## job 2934
==> flow/design.v (excerpt) <==
module bf16_unit
# (parameter G = 6) (
    input  clk,
    input  reset,
    input  [15:0] in1,
    input  [15:0] in2,
    input  [15:0] in3,
    input  [15:0] in4,
    input  [15:0] in5,
    input  [15:0] in6,
    input  [15:0] in7,
    input  [15:0] in8,
    input  [15:0] in9,
    input  [15:0] in10,
    input  [15:0] in11,
    input  [15:0] in12,
    input  [15:0] in13,
    input  [15:0] in14,
    input  [15:0] in15,
    input  [15:0] in16,
    input  [15:0] in17,
    input  [15:0] in18,
    input  [4:0] funct5,
    output wire [15:0] result
);
    reg [4:0] p1_funct5;
    reg [4:0] p2_funct5;
    reg [4:0] p3_funct5;
    reg [4:0] p4_funct5;
    reg [4:0] p5_funct5;
    reg [4:0] p6_funct5;
    reg [4:0] p7_funct5;
    reg [4:0] p8_funct5;
    reg [4:0] p9_funct5;
    reg [4:0] p10_funct5;
    reg [4:0] p11_funct5;
    reg [4:0] p12_funct5;
    reg [4:0] p13_funct5;
    reg [4:0] p14_funct5;
    reg [4:0] p15_funct5;
    reg [15:0] p1_in1;
    reg [15:0] p1_in2;
    reg [15:0] p1_in3;
    reg [15:0] p2_in1;
    reg [15:0] p2_in2;
    reg [15:0] p2_in3;
    reg [15:0] p3_in1;
    reg [15:0] p3_in2;
    reg [15:0] p3_in3;
    reg [15:0] p4_in1;
    reg [15:0] p4_in2;
    reg [15:0] p4_in3;
    reg [15:0] p5_in1;
    reg [15:0] p5_in2;
    reg [15:0] p5_in3;
    reg [15:0] p6_in1;
    reg [15:0] p6_in2;
    reg [15:0] p6_in3;
    reg [15:0] p7_in1;
    reg [15:0] p7_in2;
    reg [15:0] p7_in3; 
    reg [15:0] p8_in1;
    reg [15:0] p8_in2;
    reg [15:0] p8_in3; 
    reg [15:0] p9_in1;
    reg [15:0] p9_in2;
    reg [15:0] p9_in3; 
    wire [15:0] mux_mult_add_sub;
    wire [15:0] mux_macc;
    wire [15:0] s_in1;
    wire [15:0] s_in2;
    wire [15:0] s_in3;
    bf16_SIMD_MACC bf16_SIMD(
      .clk(clk),
      .reset(reset),
      .in1(in1),
      .in2(in2),
      .in3(in3),
      .in4(in4),
      .in5(in5),
      .in6(in6),
      .in7(in7),
      .in8(in8),
      .in9(in9),
      .in10(in10),
      .in11(in11),
      .in12(in12),
      .in13(in13),
      .in14(in14),
      .in15(in15),
      .in16(in16),
      .in17(in17),
      .in18(in18),
      .result(mux_macc));
    decoder dec(
      .in1(p9_in1),
      .in2(p9_in2),
      .in3(p9_in3),
      .funct5(p9_funct5),
      .out1(s_in1),
      .out2(s_in2),
      .out3(s_in3));
    bf16_fmadd_fmsub fmadd_fmsub(
      .clk(clk),
      .reset(reset),
      .in1(s_in1),
  ...
Size: roughly 19000 cells after synthesis, ~310 I/O pins, roughly 170000 µm² of cells after synthesis.
clock: 4.26 ns
lec_check: 0
abc_area: 0
cap_margin: 40
core_margin: 2
core_utilization: 72
cts_cluster_diameter: 350
cts_cluster_size: 14
place_density_lb_addon: 0.07
slew_margin: 20
tns_end_percent: 5
run.sh (not shown) runs the stock make flow with config.mk's settings and CLKGATE_MAP_FILE=.
The flow for job 2934 finished, though final verification flagged negative setup slack.
> inputs changed (job 2934 -> job 5185)
# job 2934
export LEC_CHECK = 0
export ABC_AREA = 0
export CAP_MARGIN = 40
export CORE_MARGIN = 2
export CORE_UTILIZATION = 72
export CTS_CLUSTER_DIAMETER = 350
export CTS_CLUSTER_SIZE = 14
export PLACE_DENSITY_LB_ADDON = 0.07
export SLEW_MARGIN = 20
export TNS_END_PERCENT = 5
create_clock -name core_clock -period 4.26 [get_ports {clk}]
# job 5185
export LEC_CHECK = 0
export CAP_MARGIN = 35
export CORE_MARGIN = 2
export CORE_UTILIZATION = 72
export CTS_CLUSTER_SIZE = 14
export PLACE_DENSITY_LB_ADDON = 0.29
export SLEW_MARGIN = 20
create_clock -name core_clock -period 4.8 [get_ports {clk}]
### Flow results
- Although job 5185 finished all stages, its layout failed final checks on antenna violations, negative setup slack.
- Clock buffer instance count of the final layout, job 2934 and job 5185: higher on job 5185
- Per-cell via count in the routed design was higher in job 5185 than in job 2934.
- Largest net degree at the start of global routing down 16 in job 5185 wrt job 2934
- Min global router's overall resource usage across job 2934 and job 5185: job 2934
- Status: final cell area excluding filler cells parity (job 5185, job 2934)
- Required time of the critical path: lower on job 2934
- Sort job 2934 and job 5185 by final cycle utilization of the critical path asc -> top: job 5185
- On combinational gate area, job 2934 and job 5185 are neck and neck.
- Job 5185 -> job 2934: layout overhead on the synthesized area flat
- Chip area estimate from yosys synthesis came out exactly the same in job 2934 and job 5185.
Modified inputs, job 4688 compared to job 5185
# job 5185
export LEC_CHECK = 0
export CAP_MARGIN = 35
export CORE_MARGIN = 2
export CORE_UTILIZATION = 72
export CTS_CLUSTER_SIZE = 14
export PLACE_DENSITY_LB_ADDON = 0.29
export SLEW_MARGIN = 20
create_clock -name core_clock -period 4.8 [get_ports {clk}]
# job 4688
export LEC_CHECK = 0
export CAP_MARGIN = 20
export CORE_MARGIN = 2
export CORE_UTILIZATION = 72
export PLACE_DENSITY = 0.42
export SLEW_MARGIN = 20
create_clock -name core_clock -period 7.25 [get_ports {clk}]
## What came out
Across job 5185 and job 4688, a clean result was obtained everywhere but in job 5185. Of the two values seen for library cell contributing the largest single delay on the critical path, sky130_fd_sc_hd__or4_1 was produced by job 4688 and sky130_fd_sc_hd__or4_4 by job 5185. The run showing the greater met2 wire length is job 5185. Looking at first-pass GRT wire length across both flows, job 4688 is the stronger of the two, with job 5185 trailing. Compared with job 5185, in job 4688 cell count along the critical path -3, slack of the critical path +1180 ps, layout-stage area growth over the synthesis result -0.75 points, maximum net fanout on the critical path +8. Note that the detailed router's first-iteration violation count recorded for job 5185 amounts to 1.06 times the value seen in job 4688. Relative to job 5185, via count of the first global-routing pass decreased by about 3.2% in job 4688. Min final worst-path cycle share across job 4688 and job 5185: job 4688. On routed wire length, the higher figure sits with job 5185, not job 4688. When the final numbers for job 4688 and job 5185 were put side by side, the layout net count turned out to be smaller in job 4688.

* * *

AL:
bf16_unit again, from the RTL that the note above started with.
clock: 13.8 ns
lec_check: 0
abc_area: 0
cap_margin: 25
cell_pad_in_sites_detail_placement: 1
cell_pad_in_sites_global_placement: 3
core_aspect_ratio: 1.08
core_margin: 2
core_utilization: 42
cts_cluster_diameter: 80
cts_cluster_size: 22
gpl_routability_driven: 1
gpl_timing_driven: 1
hold_slack_margin: 0.18
max_routing_layer: met4
place_density: 0.4
slew_margin: 30
tns_end_percent: 75
Changes in JK relative to AL:
==> flow/config.mk <==
export PLATFORM = sky130hd
export DESIGN_NAME = bf16_unit
export DESIGN_NICKNAME = bf16_unit
export VERILOG_FILES = /design/flow/design.v
export SDC_FILE = /design/flow/constraint.sdc
export NUM_CORES = 4
export LEC_CHECK = 0
export ABC_AREA = 0
export CAP_MARGIN = 15
export CORE_ASPECT_RATIO = 0.93
export CORE_MARGIN = 2
export CORE_UTILIZATION = 72
export CTS_CLUSTER_DIAMETER = 80
export GPL_ROUTABILITY_DRIVEN = 1
export HOLD_SLACK_MARGIN = -0.09
export SLEW_MARGIN = 20
==> flow/constraint.sdc <==
create_clock -name core_clock -period 4.39 [get_ports {clk}]
set_input_delay 0.8780 -clock core_clock [delete_from_list [all_inputs] [get_ports {clk}]]
set_output_delay 0.8780 -clock core_clock [all_outputs]
set_load 0.01 [all_outputs]
Notes after the runs:
- No crash in JK: every stage finished, but the layout fails its final checks due to negative setup slack.
- Taking AL as the reference, in JK maximum resistive drop on vdd higher; final standard cell area without fillers higher; worst slew margin relative to its limit lower.
- Power attributed to sequential cells sits higher in JK than in AL.

* * *

Starting RTL as in the previous note.
==> flow/config.mk <==
export PLATFORM = sky130hd
export DESIGN_NAME = bf16_unit
export DESIGN_NICKNAME = bf16_unit
export VERILOG_FILES = /design/flow/design.v
export SDC_FILE = /design/flow/constraint.sdc
export NUM_CORES = 4
export LEC_CHECK = 0
export ABC_AREA = 1
export CAP_MARGIN = 20
export CORE_MARGIN = 2
export CORE_UTILIZATION = 72
export CTS_CLUSTER_DIAMETER = 350
export CTS_CLUSTER_SIZE = 14
export PLACE_DENSITY_LB_ADDON = 0.07
export SLEW_MARGIN = 20
==> flow/constraint.sdc <==
create_clock -name core_clock -period 4.26 [get_ports {clk}]
set_input_delay 0.8520 -clock core_clock [delete_from_list [all_inputs] [get_ports {clk}]]
set_output_delay 0.8520 -clock core_clock [all_outputs]
set_load 0.01 [all_outputs]
The baseline finished but failed the layout checks on setup timing.
Rerun with:
- CTS_CLUSTER_DIAMETER: 350 -> 372
- PLACE_DENSITY: unset -> 0.6
- PLACE_DENSITY_LB_ADDON: 0.07 -> unset
- clock period: 4.26 -> 4.45 ns (I/O delays scaled with it)
The changed run produced a layout that fails on setup timing.
Sequential share of layout area increases by 0.29 points.
Worst setup slack gets better by 0.26 ns.
Sequential power decreases by about 4%.
First-iteration DRC count increases by about 5%.
Count of clock-buffer cells in the layout stays the same.
Via count increases by about 0.34%.
Non-clock buffer count decreases by 156.
Critical path depth is unchanged.
Utilization decreases by 0.80 points.
Worst hold slack gets better by 0.0055 ns.
Rerun with:
- ABC_AREA: 1 -> unset
- CORE_UTILIZATION: 72 -> 71
- CTS_CLUSTER_DIAMETER: 372 -> unset
- PLACE_DENSITY: 0.6 -> unset
- clock period: 4.45 -> 5.92 ns (I/O delays scaled with it)
Effect: The changed run produced a clean layout; total power shrinks by about 40%; final area drops by about 5%; utilization decreases by 0.34 points; hold slack improves by 0.024 ns; register-to-register slack improved by 0.83 ns; global-route usage is lower by 4.3 points.

* * *

Starting RTL as in the previous note.
clock: 9.0 ns
lec_check: 0
cap_margin: 20
core_margin: 2
core_utilization: 15
cts_cluster_size: 59
gpl_routability_driven: 0
max_routing_layer: met4
min_routing_layer: met1
place_density: 0.36
slew_margin: 25
The baseline passed the timing, DRC and antenna checks.
Rerun with:
Settings changed: ABC_AREA from default to 1, CAP_MARGIN 20 to 35, CELL_PAD_IN_SITES_DETAIL_PLACEMENT from default to 2, CORE_ASPECT_RATIO from default to 0.67, CORE_MARGIN 2 to 9, CORE_UTILIZATION 15 to 23, CTS_CLUSTER_SIZE 59 to 26, HOLD_SLACK_MARGIN from default to 0.25, MAX_ROUTING_LAYER met4 to default, MIN_ROUTING_LAYER met1 to met2, PLACE_DENSITY 0.36 to 0.6, SETUP_SLACK_MARGIN from default to 1.85, SLEW_MARGIN 25 to 35, TNS_END_PERCENT from default to 40.
=> The changed run died in 5_1_grt; die area goes down by a quarter to a third; synthesized area climbs by a few percent; synthesized cell count rises by well over a third.
Rerun with:
Settings changed: ABC_AREA 1 to default, CAP_MARGIN 35 to 20, CELL_PAD_IN_SITES_DETAIL_PLACEMENT 2 to default, CORE_ASPECT_RATIO 0.67 to default, CORE_MARGIN 9 to 2, CORE_UTILIZATION 23 to 21, CTS_CLUSTER_SIZE 26 to default, GPL_ROUTABILITY_DRIVEN 0 to default, HOLD_SLACK_MARGIN 0.25 to default, MIN_ROUTING_LAYER met2 to default, SETUP_SLACK_MARGIN 1.85 to default, SLEW_MARGIN 35 to 20, TNS_END_PERCENT 40 to default.
Clock period 9.0 ns to 13.5 ns, I/O delays scaled along.
Result: Now the flow finished clean. Die size stays flat. Synthesized cell count drops by a quarter to a third. Area after synthesis drops by a few percent.
Rerun with:
Settings changed: CORE_UTILIZATION 21 to 72, CTS_CLUSTER_DIAMETER from default to 260.
Clock period 13.5 ns to 6.18 ns, I/O delays scaled along.
Result: The changed run finished clean; core utilization is higher by 55 points; via count is higher by 2.2%; worst setup slack degrades by 4.4 ns; synthesized area does not change; non-clock buffer count is higher by 20; cell count is lower by 26%; total power is higher by 120%; worst hold slack improves by 0.0097 ns; clock power is higher by 120%.
No activity file was given, so power comes from the tool's default toggle rates.
